## medianFilter
module medianFilter(
	output	[7:0]		out, 
	output 	[18:0]	out_address, 
	output				out_valid, 
	output	[18:0]	address_a, 
	output	[18:0]	address_b, 
	input		[7:0]		q_a, 
	input		[7:0]		q_b, 
	input					clk, 
	input 				rst
);
Size: ~2600 cells after synthesis, ~84 I/O pins.
export LEC_CHECK = 0
export CAP_MARGIN = 20
export CELL_PAD_IN_SITES_DETAIL_PLACEMENT = 2
export CORE_ASPECT_RATIO = 1.72
export CORE_MARGIN = 8
export CORE_UTILIZATION = 28
export GPL_ROUTABILITY_DRIVEN = 1
export GPL_TIMING_DRIVEN = 0
export HOLD_SLACK_MARGIN = 0.07
export MIN_ROUTING_LAYER = met2
export PLACE_DENSITY_LB_ADDON = 0.29
export SETUP_SLACK_MARGIN = -0.44
export SLEW_MARGIN = 30
create_clock -name core_clock -period 8.75 [get_ports {clk}]
run.sh (not shown) runs the stock make flow with config.mk's settings and CLKGATE_MAP_FILE=.
The first run finished clean.
==> next run, changes <==
Settings changed: CELL_PAD_IN_SITES_DETAIL_PLACEMENT 2 to default, CORE_ASPECT_RATIO 1.72 to default, CORE_MARGIN 8 to 2, CORE_UTILIZATION 28 to 72, CTS_CLUSTER_SIZE from default to 54, GPL_ROUTABILITY_DRIVEN 1 to default, GPL_TIMING_DRIVEN 0 to default, HOLD_SLACK_MARGIN 0.07 to default, MIN_ROUTING_LAYER met2 to default, PLACE_DENSITY from default to 0.65, PLACE_DENSITY_LB_ADDON 0.29 to default, SETUP_SLACK_MARGIN -0.44 to default, SLEW_MARGIN 30 to 20.
Clock period 8.75 ns to 2.84 ns, I/O delays scaled along.
After rerunning: Now the flow stopped in 4_1_cts. Synthesized cell count does not change. Die size drops by 64%. Synthesized area does not change.
==> next run, changes <==
Settings changed: CTS_CLUSTER_DIAMETER from default to 346, CTS_CLUSTER_SIZE 54 to 39, SETUP_SLACK_MARGIN from default to -0.45.
Clock period 2.84 ns to 4.42 ns, I/O delays scaled along.
After rerunning: Now the flow died in 5_1_grt; synthesized area is unchanged; synthesized cell count does not change; die size stays the same.
==> next run, changes <==
Settings changed: CTS_CLUSTER_DIAMETER 346 to 361, CTS_CLUSTER_SIZE 39 to 35, SETUP_SLACK_MARGIN -0.45 to 0.82.
Clock period 4.42 ns to 2.84 ns, I/O delays scaled along.
The new run failed in 4_1_cts, error DPL-0038. Synthesized cell count does not change. Area after synthesis does not change. Die size does not change.
==> next run, changes <==
Settings changed: CORE_ASPECT_RATIO from default to 0.88, CTS_CLUSTER_DIAMETER 361 to 346, CTS_CLUSTER_SIZE 35 to 39, HOLD_SLACK_MARGIN from default to -0.09, SETUP_SLACK_MARGIN 0.82 to -0.45.
Clock period 2.84 ns to 4.42 ns, I/O delays scaled along.
Result: With this change the flow ended with an error in 5_1_grt; synthesized area stays the same; die size is about the same; synthesized cell count is unchanged.

========
Setup of cedar:
medianFilter again, from the RTL that the note above started with.
## medianFilter
module medianFilter(
	output	[7:0]		out, 
	output 	[18:0]	out_address, 
	output				out_valid, 
	output	[18:0]	address_a, 
	output	[18:0]	address_b, 
	input		[7:0]		q_a, 
	input		[7:0]		q_b, 
	input					clk, 
	input 				rst
); 
wire 			ldAddr; 
wire			ldImage; 
wire 			ldFilter; 
wire 			done; 
wire	[2:0]	selAddr; 
wire 	[1:0]	selFilter; 
wire 	[2:0]	selImage; 
DU du(
	.out					(out), 
	.out_address		(out_address), 
	.out_valid			(out_valid), 
	.address_a			(address_a), 
	.address_b			(address_b), 
	.q_a					(q_a), 
	.q_b					(q_b), 
	.clk					(clk), 
	.rst					(rst), 
	.ldAddr				(ldAddr), 
	.selAddr				(selAddr), 
	.ldImage				(ldImage), 
	.selImage			(selImage), 
	.ldFilter			(ldFilter), 
	.selFilter			(selFilter), 
	.done             (done)
); 
CU	cu(
	.ldAddr				(ldAddr), 
	.selAddr				(selAddr), 
	.ldImage				(ldImage), 
	.selImage			(selImage), 
	.ldFilter			(ldFilter), 
	.selFilter			(selFilter), 
	.done					(done), 
	.clk					(clk), 
	.rst					(rst)
); 
endmodule 
Settings: LEC_CHECK=0, CAP_MARGIN=20, CORE_MARGIN=2, CORE_UTILIZATION=40, PLACE_DENSITY=0.6, SLEW_MARGIN=20; clock period 9.42 ns.
cedar ended with every stage complete and zero timing, DRC or antenna violations.
#### Input delta (onyx over cedar)
- ABC_AREA: unset -> 1
- CORE_UTILIZATION: 40 -> 72
- HOLD_SLACK_MARGIN: unset -> -0.09
- SETUP_SLACK_MARGIN: unset -> -0.27
- PLACE_DENSITY: 0.6 -> unset
- the clock period (ns, I/O delays scaled along): 9.42 -> 4.58
Results
onyx did not finish: a tool error stopped it during 5_1_grt. onyx: floorplan-stage core utilization 33 points above cedar. Cmp onyx vs cedar: synthesized instance count higher in onyx. [onyx] die outline width fell about 23% relative to cedar. Compared with cedar, onyx improves area of the core. On area of the chip, onyx does better than cedar. Cmp cedar and onyx / count of buffers added by post-CTS timing repair for setup / lower: cedar. Comparing cedar and onyx, the higher number of cells upsized or downsized after cts was measured on onyx. onyx ends up with a count of instantiated cells in the yosys netlist that is 697 higher than in cedar. onyx vs cedar: area of the mapped netlist up. onyx: standard cell area after detailed placement 10% above cedar.
#### Input delta (sierra over onyx)
- an added CTS_CLUSTER_DIAMETER of 244
- a change of CORE_UTILIZATION from 72 to 69
- a deleted SETUP_SLACK_MARGIN that had been -0.27
- an added PLACE_DENSITY of 0.6
- a deleted HOLD_SLACK_MARGIN that had been -0.09
- a change of the clock period (ns, I/O delays scaled along) from 4.58 to 5.63
==> comparison <==
- sierra ended with every stage complete and zero timing, DRC or antenna violations.
- sierra: worst setup slack after placement is 0.80 ns higher than what onyx reported.
- [compare] base=onyx new=sierra: half-perimeter wire length after placement -about 3.5%; post-synth tally of flip-flops with integrated enable held; number of buffers created by CTS now larger.
- Reported for onyx and sierra, number of sinks driven by the clock tree turned out identical to the last digit.
